## tb_dp
module tb_dp #(
    parameter BHT_ENTERIES    = 128,
    parameter BTB_ENTERIES    = 32,
    parameter INSTR_SIZE_BYTE = 4
) 
(
    clk,
    rst_n,
    in_fetch_pc,
    in_fetch_nop,
    in_exe_pc,
    in_exe_nop,
    in_exe_branch_taken,
    in_exe_branch_offset,
    out_pc_offset,
    out_fetch_branch_taken
);
input clk;
input rst_n;
input in_fetch_nop;
input [INSTR_SIZE_BYTE*8-1 :0] in_fetch_pc;
input in_exe_nop;
input [INSTR_SIZE_BYTE*8-1 :0] in_exe_pc;
input in_exe_branch_taken;
input [INSTR_SIZE_BYTE*8-1 :0] in_exe_branch_offset;
output [INSTR_SIZE_BYTE*8-1 :0] out_pc_offset;
output out_fetch_branch_taken;
reg [1:0] bht_entry [0:BHT_ENTERIES-1];
reg [INSTR_SIZE_BYTE*8-1 :0] btb_entry [0:BTB_ENTERIES-1];
reg [24:0] btb_tag [0:BTB_ENTERIES-1];
assign out_pc_offset = btb_entry[in_fetch_pc[6:2]];
assign out_fetch_branch_taken = bht_entry[in_fetch_pc[8:2]][1]&&(btb_tag[in_fetch_pc[6:2]]==in_fetch_pc[31:7]);
always@(posedge clk or negedge rst_n) begin
    if(rst_n) begin
        if(!in_exe_nop) begin
            if(in_exe_branch_taken) begin
  ...
Size: about 2,100 flip-flops, roughly 130 I/O pins, ~93,000 µm² of cells after synthesis.
clock: 5.77 ns
lec_check: 0
cap_margin: 20
cell_pad_in_sites_detail_placement: 2
core_margin: 2
core_utilization: 30
cts_cluster_diameter: 304
gpl_routability_driven: 0
place_density_lb_addon: 0.08
setup_slack_margin: 0.5
slew_margin: 30
run.sh (not shown) runs the stock make flow with config.mk's settings and CLKGATE_MAP_FILE=.
The first run reached the layout checks and failed them: negative setup slack.
Then changed:
CELL_PAD_IN_SITES_DETAIL_PLACEMENT = default   (was 2)
CORE_UTILIZATION = 72   (was 30)
CTS_CLUSTER_DIAMETER = 374   (was 304)
CTS_CLUSTER_SIZE = 14   (was default)
GPL_ROUTABILITY_DRIVEN = default   (was 0)
PLACE_DENSITY_LB_ADDON = 0.06   (was 0.08)
SLEW_MARGIN = 20   (was 30)
clock period = 5.34 ns   (was 5.77 ns; I/O delays follow)
Effect: The changed run finished but failed the layout checks on negative setup slack. Via count rose by a few percent. Synthesized area is unchanged. Setup slack got worse by 0.14 ns. Cell area fell by a few percent. First-iteration DRC count rose by well over a third. Synthesized cell count does not change. Power fell by roughly a tenth. Final cell count fell by about a fifth.
Then changed:
CORE_UTILIZATION = 57   (was 72)
CTS_CLUSTER_DIAMETER = default   (was 374)
CTS_CLUSTER_SIZE = default   (was 14)
PLACE_DENSITY_LB_ADDON = default   (was 0.06)
clock period = 6.49 ns   (was 5.34 ns; I/O delays follow)
Result: With this change the flow went through all stages and came out clean; final cell count went up by about 5.6%; total power went down by about 9%; core utilization went down by 17 points.
Then changed:
CORE_UTILIZATION = 72   (was 57)
CTS_CLUSTER_DIAMETER = 28   (was default)
CTS_CLUSTER_SIZE = 41   (was default)
HOLD_SLACK_MARGIN = -0.09   (was default)
SETUP_SLACK_MARGIN = 0.67   (was 0.5)
clock period = 2.75 ns   (was 6.49 ns; I/O delays follow)
With this change the flow died in clock tree synthesis with DPL-0033.
Die area falls by 21%.
Synthesized cell count is unchanged.
Synthesized area stays the same.

========
== try-harbor ==
Starting RTL as in the previous note.
## tb_dp
module tb_dp #(
    parameter BHT_ENTERIES    = 128,
    parameter BTB_ENTERIES    = 32,
    parameter INSTR_SIZE_BYTE = 4
) 
(
    clk,
    rst_n,
    in_fetch_pc,
    in_fetch_nop,
    in_exe_pc,
    in_exe_nop,
    in_exe_branch_taken,
    in_exe_branch_offset,
    out_pc_offset,
    out_fetch_branch_taken
);
input clk;
input rst_n;
input in_fetch_nop;
input [INSTR_SIZE_BYTE*8-1 :0] in_fetch_pc;
input in_exe_nop;
input [INSTR_SIZE_BYTE*8-1 :0] in_exe_pc;
input in_exe_branch_taken;
input [INSTR_SIZE_BYTE*8-1 :0] in_exe_branch_offset;
output [INSTR_SIZE_BYTE*8-1 :0] out_pc_offset;
output out_fetch_branch_taken;
reg [1:0] bht_entry [0:BHT_ENTERIES-1];
reg [INSTR_SIZE_BYTE*8-1 :0] btb_entry [0:BTB_ENTERIES-1];
reg [24:0] btb_tag [0:BTB_ENTERIES-1];
assign out_pc_offset = btb_entry[in_fetch_pc[6:2]];
assign out_fetch_branch_taken = bht_entry[in_fetch_pc[8:2]][1]&&(btb_tag[in_fetch_pc[6:2]]==in_fetch_pc[31:7]);
  ...
export LEC_CHECK = 0
export CAP_MARGIN = 20
export CORE_MARGIN = 2
export CORE_UTILIZATION = 9
export SETUP_SLACK_MARGIN = 0.5
export SLEW_MARGIN = 20
create_clock -name core_clock -period 13.0 [get_ports {clk}]
Setup changes, try-harbor to try-raven
Settings: setting CTS_CLUSTER_DIAMETER to 211 for the first time; changing CAP_MARGIN from 20 to 35; setting CTS_CLUSTER_SIZE to 14 for the first time; changing CORE_UTILIZATION from 9 to 72; removing SETUP_SLACK_MARGIN (formerly 0.5); setting PLACE_DENSITY to 0.64 for the first time; changing the clock period (ns, I/O delays scaled along) from 13.0 to 5.31.
## What came out
- STATUS run=try-raven STAGES=ALL_DONE FINAL_CHECKS=FAILED CAUSE=negative setup slack
- Summary of the comparison: number of antenna violations at the first check in global routing is lower in try-raven, relative to try-harbor.
- Delta (try-raven minus try-harbor): initial core utilization went up 64 points, wire length went down about 10%, power went up 120%, depth of the worst register-to-register path went up 1, number of placed cells counting well taps went down 11540.
- [try-raven vs try-harbor] met2 usage in global routing: higher in try-raven
Relative to try-raven, the following input files were edited for try-umber:
Settings: clearing CTS_CLUSTER_SIZE, which used to be 14; swapping 35 for 20 in CAP_MARGIN; clearing CTS_CLUSTER_DIAMETER, which used to be 211; putting HOLD_SLACK_MARGIN at -0.09 where nothing was set; clearing PLACE_DENSITY, which used to be 0.64; swapping 5.31 for 2.75 in the clock period (ns, I/O delays scaled along).
Notes after the runs:
try-umber | ERROR | clock tree synthesis (4_1_cts). Comparing try-raven against try-umber, there is no change at all in proportion of synthesized flip-flops having asynchronous set or reset. As far as area figure in the yosys stat output goes, try-umber and try-raven are indistinguishable; the numbers are identical. Cell count after placement (try-umber over try-raven): increase, 477. Total placed instance area, try-umber vs try-raven: up by a few percent. On synthesized netlist net count, try-umber tracks try-raven almost exactly. | die area | try-raven vs try-umber | ≈ equal |. When try-umber is measured against try-raven, its setup slack at placement turns out 1.27 ns lower. Between try-umber and try-raven, routability congestion estimate from global placement is lower for try-raven, try-umber comes in above that.

========
The RTL this note starts from:
==> flow/design.v <==
module tb_dp #(
    parameter BHT_ENTERIES    = 128,
    parameter BTB_ENTERIES    = 32,
    parameter INSTR_SIZE_BYTE = 4
) 
(
    clk,
    rst_n,
    in_fetch_pc,
    in_fetch_nop,
    in_exe_pc,
    in_exe_nop,
    in_exe_branch_taken,
    in_exe_branch_offset,
    out_pc_offset,
    out_fetch_branch_taken
);
input clk;
input rst_n;
input in_fetch_nop;
input [INSTR_SIZE_BYTE*8-1 :0] in_fetch_pc;
input in_exe_nop;
input [INSTR_SIZE_BYTE*8-1 :0] in_exe_pc;
input in_exe_branch_taken;
input [INSTR_SIZE_BYTE*8-1 :0] in_exe_branch_offset;
output [INSTR_SIZE_BYTE*8-1 :0] out_pc_offset;
output out_fetch_branch_taken;
reg [1:0] bht_entry [0:BHT_ENTERIES-1];
reg [INSTR_SIZE_BYTE*8-1 :0] btb_entry [0:BTB_ENTERIES-1];
reg [24:0] btb_tag [0:BTB_ENTERIES-1];
assign out_pc_offset = btb_entry[in_fetch_pc[6:2]];
assign out_fetch_branch_taken = bht_entry[in_fetch_pc[8:2]][1]&&(btb_tag[in_fetch_pc[6:2]]==in_fetch_pc[31:7]);
always@(posedge clk or negedge rst_n) begin
    if(rst_n) begin
        if(!in_exe_nop) begin
            if(in_exe_branch_taken) begin
                bht_entry[in_exe_pc[8:2]]  <= (bht_entry[in_exe_pc[8:2]]==2'b11) ? bht_entry[in_exe_pc[8:2]] : bht_entry[in_exe_pc[8:2]] + 1'b1   ;
                btb_entry[in_exe_pc[6:2]]  <=  in_exe_branch_offset;
                btb_tag[in_exe_pc[6:2]]    <=  in_exe_pc[31:7];
            end
            else if(!in_exe_branch_taken) begin
                bht_entry[in_exe_pc[8:2]]  <= (bht_entry[in_exe_pc[8:2]]==2'b00) ? bht_entry[in_exe_pc[8:2]] : bht_entry[in_exe_pc[8:2]] - 1'b1   ;
            end
        end
    end
    else if(!rst_n) begin
        bht_entry[0]  <=   0 ;bht_entry[1]  <=   0 ;bht_entry[2]  <=   0 ;bht_entry[3]  <=   0 ;bht_entry[4]  <=   0 ;bht_entry[5]  <=   0 ;bht_entry[6]  <=   0 ;bht_entry[7]  <=   0 ;bht_entry[8]  <=   0 ;bht_entry[9]  <=   0 ;
        bht_entry[10]  <=   0 ;bht_entry[11]  <=   0 ;bht_entry[12]  <=   0 ;bht_entry[13]  <=   0 ;bht_entry[14]  <=   0 ;bht_entry[15]  <=   0 ;bht_entry[16]  <=   0 ;bht_entry[17]  <=   0 ;bht_entry[18]  <=   0 ;bht_entry[19]  <=   0 ;
        bht_entry[20]  <=   0 ;bht_entry[21]  <=   0 ;bht_entry[22]  <=   0 ;bht_entry[23]  <=   0 ;bht_entry[24]  <=   0 ;bht_entry[25]  <=   0 ;bht_entry[26]  <=   0 ;bht_entry[27]  <=   0 ;bht_entry[28]  <=   0 ;bht_entry[29]  <=   0 ;
        bht_entry[30]  <=   0 ;bht_entry[31]  <=   0 ;bht_entry[32]  <=   0 ;bht_entry[33]  <=   0 ;bht_entry[34]  <=   0 ;bht_entry[35]  <=   0 ;bht_entry[36]  <=   0 ;bht_entry[37]  <=   0 ;bht_entry[38]  <=   0 ;bht_entry[39]  <=   0 ;
        bht_entry[40]  <=   0 ;bht_entry[41]  <=   0 ;bht_entry[42]  <=   0 ;bht_entry[43]  <=   0 ;bht_entry[44]  <=   0 ;bht_entry[45]  <=   0 ;bht_entry[46]  <=   0 ;bht_entry[47]  <=   0 ;bht_entry[48]  <=   0 ;bht_entry[49]  <=   0 ;
        bht_entry[50]  <=   0 ;bht_entry[51]  <=   0 ;bht_entry[52]  <=   0 ;bht_entry[53]  <=   0 ;bht_entry[54]  <=   0 ;bht_entry[55]  <=   0 ;bht_entry[56]  <=   0 ;bht_entry[57]  <=   0 ;bht_entry[58]  <=   0 ;bht_entry[59]  <=   0 ;
        bht_entry[60]  <=   0 ;bht_entry[61]  <=   0 ;bht_entry[62]  <=   0 ;bht_entry[63]  <=   0 ;bht_entry[64]  <=   0 ;bht_entry[65]  <=   0 ;bht_entry[66]  <=   0 ;bht_entry[67]  <=   0 ;bht_entry[68]  <=   0 ;bht_entry[69]  <=   0 ;
        bht_entry[70]  <=   0 ;bht_entry[71]  <=   0 ;bht_entry[72]  <=   0 ;bht_entry[73]  <=   0 ;bht_entry[74]  <=   0 ;bht_entry[75]  <=   0 ;bht_entry[76]  <=   0 ;bht_entry[77]  <=   0 ;bht_entry[78]  <=   0 ;bht_entry[79]  <=   0 ;
        bht_entry[80]  <=   0 ;bht_entry[81]  <=   0 ;bht_entry[82]  <=   0 ;bht_entry[83]  <=   0 ;bht_entry[84]  <=   0 ;bht_entry[85]  <=   0 ;bht_entry[86]  <=   0 ;bht_entry[87]  <=   0 ;bht_entry[88]  <=   0 ;bht_entry[89]  <=   0 ;
        bht_entry[90]  <=   0 ;bht_entry[91]  <=   0 ;bht_entry[92]  <=   0 ;bht_entry[93]  <=   0 ;bht_entry[94]  <=   0 ;bht_entry[95]  <=   0 ;bht_entry[96]  <=   0 ;bht_entry[97]  <=   0 ;bht_entry[98]  <=   0 ;bht_entry[99]  <=   0 ;
        bht_entry[100]  <=   0 ;bht_entry[101]  <=   0 ;bht_entry[102]  <=   0 ;bht_entry[103]  <=   0 ;bht_entry[104]  <=   0 ;bht_entry[105]  <=   0 ;bht_entry[106]  <=   0 ;bht_entry[107]  <=   0 ;bht_entry[108]  <=   0 ;bht_entry[109]  <=   0 ;
        bht_entry[110]  <=   0 ;bht_entry[111]  <=   0 ;bht_entry[112]  <=   0 ;bht_entry[113]  <=   0 ;bht_entry[114]  <=   0 ;bht_entry[115]  <=   0 ;bht_entry[116]  <=   0 ;bht_entry[117]  <=   0 ;bht_entry[118]  <=   0 ;bht_entry[119]  <=   0 ;
        bht_entry[120]  <=   0 ;bht_entry[121]  <=   0 ;bht_entry[122]  <=   0 ;bht_entry[123]  <=   0 ;bht_entry[124]  <=   0 ;bht_entry[125]  <=   0 ;bht_entry[126]  <=   0 ;bht_entry[127]  <=   0 ;
        btb_entry[0]  <=   0;
        btb_tag[0]    <=   0;
        btb_entry[1]  <=   0;
        btb_tag[1]    <=   0;
        btb_entry[2]  <=   0;
        btb_tag[2]    <=   0;
        btb_entry[3]  <=   0;
        btb_tag[3]    <=   0;
        btb_entry[4]  <=   0;
        btb_tag[4]    <=   0;
        btb_entry[5]  <=   0;
        btb_tag[5]    <=   0;
        btb_entry[6]  <=   0;
        btb_tag[6]    <=   0;
        btb_entry[7]  <=   0;
        btb_tag[7]    <=   0;
        btb_entry[8]  <=   0;
        btb_tag[8]    <=   0;
        btb_entry[9]  <=   0;
        btb_tag[9]    <=   0;
        btb_entry[10]  <=   0;
        btb_tag[10]    <=   0;
        btb_entry[11]  <=   0;
        btb_tag[11]    <=   0;
        btb_entry[12]  <=   0;
        btb_tag[12]    <=   0;
        btb_entry[13]  <=   0;
        btb_tag[13]    <=   0;
        btb_entry[14]  <=   0;
        btb_tag[14]    <=   0;
        btb_entry[15]  <=   0;
        btb_tag[15]    <=   0;
        btb_entry[16]  <=   0;
        btb_tag[16]    <=   0;
        btb_entry[17]  <=   0;
        btb_tag[17]    <=   0;
        btb_entry[18]  <=   0;
        btb_tag[18]    <=   0;
        btb_entry[19]  <=   0;
        btb_tag[19]    <=   0;
        btb_entry[20]  <=   0;
        btb_tag[20]    <=   0;
        btb_entry[21]  <=   0;
        btb_tag[21]    <=   0;
        btb_entry[22]  <=   0;
        btb_tag[22]    <=   0;
        btb_entry[23]  <=   0;
        btb_tag[23]    <=   0;
        btb_entry[24]  <=   0;
        btb_tag[24]    <=   0;
        btb_entry[25]  <=   0;
        btb_tag[25]    <=   0;
        btb_entry[26]  <=   0;
        btb_tag[26]    <=   0;
        btb_entry[27]  <=   0;
        btb_tag[27]    <=   0;
        btb_entry[28]  <=   0;
        btb_tag[28]    <=   0;
        btb_entry[29]  <=   0;
        btb_tag[29]    <=   0;
        btb_entry[30]  <=   0;
        btb_tag[30]    <=   0;
        btb_entry[31]  <=   0;
        btb_tag[31]    <=   0;
    end
end
endmodule
export LEC_CHECK = 0
export CAP_MARGIN = 20
export CORE_MARGIN = 2
export CORE_UTILIZATION = 60
export SETUP_SLACK_MARGIN = 0.5
export SLEW_MARGIN = 20
create_clock -name core_clock -period 6.75 [get_ports {clk}]
The starting point ran to the end with no violations.
Then changed:
CORE_ASPECT_RATIO = 1.72   (was not set)
CORE_UTILIZATION = 72   (was 60)
HOLD_SLACK_MARGIN = -0.09   (was not set)
PLACE_DENSITY = 0.66   (was not set)
SETUP_SLACK_MARGIN = not set   (was 0.5)
clock period = 2.37 ns   (was 6.75 ns; I/O delays follow)
Result:
- Now the flow never finished: it broke off in global routing (5_1_grt) with GRT-0116
- die area decreases by 16%
- area after synthesis does not change
- synthesized cell count does not change
Power is estimated from default activity; no workload was simulated.
